==> job 3795: inputs <==
==> flow/design.v <==
module dual_port_ram #(
  parameter DATA_WIDTH = 8,
  parameter ADDR_WIDTH = 6
)(
  input logic clk,
  input logic rst,
  input logic [DATA_WIDTH-1 : 0] data1,
  input logic [ADDR_WIDTH-1 : 0] addr1,
  input logic enable1,
  input logic [DATA_WIDTH-1 : 0] data2,
  input logic [ADDR_WIDTH-1 : 0] addr2,
  input logic enable2,
  output logic [DATA_WIDTH-1 : 0] q1,
  output logic [DATA_WIDTH-1 : 0] q2
);
  logic [DATA_WIDTH-1 : 0] ram[0 : 2**(ADDR_WIDTH)-1];
  always@(posedge clk) begin
    if(rst) begin
      q1 <= 0;
      q2 <= 0;
    end else begin
      if (enable1) begin
        ram[addr1] <= data1;
      end else begin
        q1 <= ram[addr1];
      end 
      if (enable2) begin
        ram[addr2] <= data2;
      end else begin
        q2 <= ram[addr2];
      end 
    end 
  end
endmodule
==> flow/run.sh <==
#!/bin/bash
# the make line also repeats each setting of config.mk as NAME=value (left out here)
make -C /OpenROAD-flow-scripts/flow DESIGN_CONFIG=/design/flow/config.mk WORK_HOME=/design/flow/orfs CLKGATE_MAP_FILE= finish
==> flow/config.mk <==
export PLATFORM = sky130hd
export DESIGN_NAME = dual_port_ram
export DESIGN_NICKNAME = dual_port_ram
export VERILOG_FILES = /design/flow/design.v
export SDC_FILE = /design/flow/constraint.sdc
export NUM_CORES = 4
export LEC_CHECK = 0
export CAP_MARGIN = 20
export CELL_PAD_IN_SITES_DETAIL_PLACEMENT = 1
export CELL_PAD_IN_SITES_GLOBAL_PLACEMENT = 3
export CORE_ASPECT_RATIO = 1.36
export CORE_MARGIN = 6
export CORE_UTILIZATION = 61
export CTS_CLUSTER_SIZE = 50
export GPL_ROUTABILITY_DRIVEN = 0
export MAX_ROUTING_LAYER = met5
export MIN_ROUTING_LAYER = met2
export PLACE_DENSITY_LB_ADDON = 0.15
export SLEW_MARGIN = 15
==> flow/constraint.sdc <==
create_clock -name core_clock -period 10.0 [get_ports {clk}]
set_input_delay 2.0000 -clock core_clock [delete_from_list [all_inputs] [get_ports {clk}]]
set_output_delay 2.0000 -clock core_clock [all_outputs]
set_load 0.01 [all_outputs]
==> job 572 (differences from job 3795) <==
==> flow/config.mk (replaced) <==
export PLATFORM = sky130hd
export DESIGN_NAME = dual_port_ram
export DESIGN_NICKNAME = dual_port_ram
export VERILOG_FILES = /design/flow/design.v
export SDC_FILE = /design/flow/constraint.sdc
export NUM_CORES = 4
export LEC_CHECK = 0
export CAP_MARGIN = 20
export CORE_MARGIN = 2
export CORE_UTILIZATION = 61
export MAX_ROUTING_LAYER = met4
export SETUP_SLACK_MARGIN = 1.47
export SLEW_MARGIN = 20
==> flow/constraint.sdc (replaced) <==
create_clock -name core_clock -period 5.31 [get_ports {clk}]
set_input_delay 1.0620 -clock core_clock [delete_from_list [all_inputs] [get_ports {clk}]]
set_output_delay 1.0620 -clock core_clock [all_outputs]
set_load 0.01 [all_outputs]
==> comparison <==
- Area after synthesis is the same in job 3795 and job 572.
- Synthesized cell count is the same in job 572 and job 3795.
- Job 3795 ended with an error in global placement without I/O (3_1_place_gp_skip_io). Job 572 completed without violations.
- Die area: job 3795 is higher than job 572 (about 7%).
==> figures <==
                                                                                                  job 3795         job 572
Status                                                                              stopped before the end  finished clean
Failing step                                           global placement without I/O (3_1_place_gp_skip_io)               -
EDFF count, synth                                                                                      512             512
Core Rows                                                                                               97              83
Post-Synth AOI/OAI Area                                                                              13.2%           13.2%
Height of the die                                                                                   278 µm          232 µm
Mean cell area of the mapped netlist                                                              13.0 µm²        13.0 µm²
Die X-Extent                                                                                        208 µm          232 µm
Core Util at FP                                                                                      61.9%           61.8%
Synthesized registers                                                                                  528             528
Share of flip-flops with an asynchronous set or reset                                                   0%              0%
Core box area                                                                                    51500 µm²       51500 µm²
Die ar.                                                                                          57900 µm²       54000 µm²

========
==> run M <==
// dual_port_ram: RTL as listed in full above, without the edits since
export LEC_CHECK = 0
export CAP_MARGIN = 20
export CELL_PAD_IN_SITES_DETAIL_PLACEMENT = 0
export CELL_PAD_IN_SITES_GLOBAL_PLACEMENT = 3
export CORE_ASPECT_RATIO = 1.36
export CORE_MARGIN = 6
export CORE_UTILIZATION = 61
export CTS_CLUSTER_SIZE = 50
export GPL_ROUTABILITY_DRIVEN = 0
export MAX_ROUTING_LAYER = met4
export MIN_ROUTING_LAYER = met2
export PLACE_DENSITY_LB_ADDON = 0.15
export SLEW_MARGIN = 20
create_clock -name core_clock -period 10.0 [get_ports {clk}]
run.sh (not shown) runs the stock make flow with config.mk's settings and CLKGATE_MAP_FILE=.
==> inputs of run Y, as changes to run M <==
CELL_PAD_IN_SITES_DETAIL_PLACEMENT = default   (was 0)
CELL_PAD_IN_SITES_GLOBAL_PLACEMENT = default   (was 3)
CORE_ASPECT_RATIO = default   (was 1.36)
CORE_MARGIN = 2   (was 6)
CORE_UTILIZATION = 30   (was 61)
CTS_CLUSTER_SIZE = default   (was 50)
GPL_ROUTABILITY_DRIVEN = default   (was 0)
MAX_ROUTING_LAYER = default   (was met4)
MIN_ROUTING_LAYER = default   (was met2)
PLACE_DENSITY_LB_ADDON = default   (was 0.15)
==> flow/constraint.sdc (replaced) <==
create_clock -name core_clock -period 5.44 [get_ports {clk}]
set_input_delay 1.0880 -clock core_clock [delete_from_list [all_inputs] [get_ports {clk}]]
set_output_delay 1.0880 -clock core_clock [all_outputs]
set_load 0.01 [all_outputs]
==> inputs of run A, as changes to run M <==
CELL_PAD_IN_SITES_DETAIL_PLACEMENT = default   (was 0)
CELL_PAD_IN_SITES_GLOBAL_PLACEMENT = default   (was 3)
CORE_ASPECT_RATIO = default   (was 1.36)
CORE_MARGIN = 2   (was 6)
CORE_UTILIZATION = 58   (was 61)
CTS_CLUSTER_SIZE = default   (was 50)
GPL_ROUTABILITY_DRIVEN = default   (was 0)
MIN_ROUTING_LAYER = default   (was met2)
PLACE_DENSITY_LB_ADDON = default   (was 0.15)
SETUP_SLACK_MARGIN = 0.58   (was default)
==> flow/constraint.sdc (replaced) <==
create_clock -name core_clock -period 5.31 [get_ports {clk}]
set_input_delay 1.0620 -clock core_clock [delete_from_list [all_inputs] [get_ports {clk}]]
set_output_delay 1.0620 -clock core_clock [all_outputs]
set_load 0.01 [all_outputs]
==> comparison <==
In routed wire length, run Y and run A hardly differ.
Between run Y and run A, the lower clock skew is in run Y (gap 0.010 ns).
Between run Y and run A, the lower final cell count is in run A (gap about 23%, measured against run A).
Run Y passed the timing, DRC and antenna checks. Run M died in global placement without I/O (3_1_place_gp_skip_io). Run A produced a clean layout.
Against run Y, the non-clock buffer count of run A is lower by 23.
Final area: run Y is higher than run A (3.4%).
In run A the utilization is higher than in run Y, by 30 points.
==> figures <==
Run status: run Y no timing/DRC/antenna violations; run A no timing/DRC/antenna violations; run M did not finish
Stage where the flow stopped: run Y -; run A -; run M global placement without I/O (3_1_place_gp_skip_io)
Global-route wire length before repair: run Y 191 mm; run A 192 mm; run M -
Switching power share of the total: run Y 26.6%; run A 27.1%; run M -
Initial antenna violation count: run Y 12; run A 8; run M -
WP data required: run Y 5.91 ns; run A 5.57 ns; run M -
Max power group: run Y sequential cells; run A sequential cells; run M -
Global Route Usage Sum: run Y 24.6%; run A 49.7%; run M -
Clk pwr share: run Y 41.2%; run A 39.3%; run M -
Sequential cell count: run Y 528; run A 528; run M -
HPWL after DPL: run Y 92.2 mm; run A 89.6 mm; run M -
Post-DP Area: run Y 34000 um^2; run A 33000 um^2; run M -
Signal arrival time at the worst endpoint: run Y 4.39 ns; run A 4.44 ns; run M -
Hold Path Depth: run Y 2; run A 2; run M -
Power figures rest on the tool's default switching activity, not on a simulated workload.
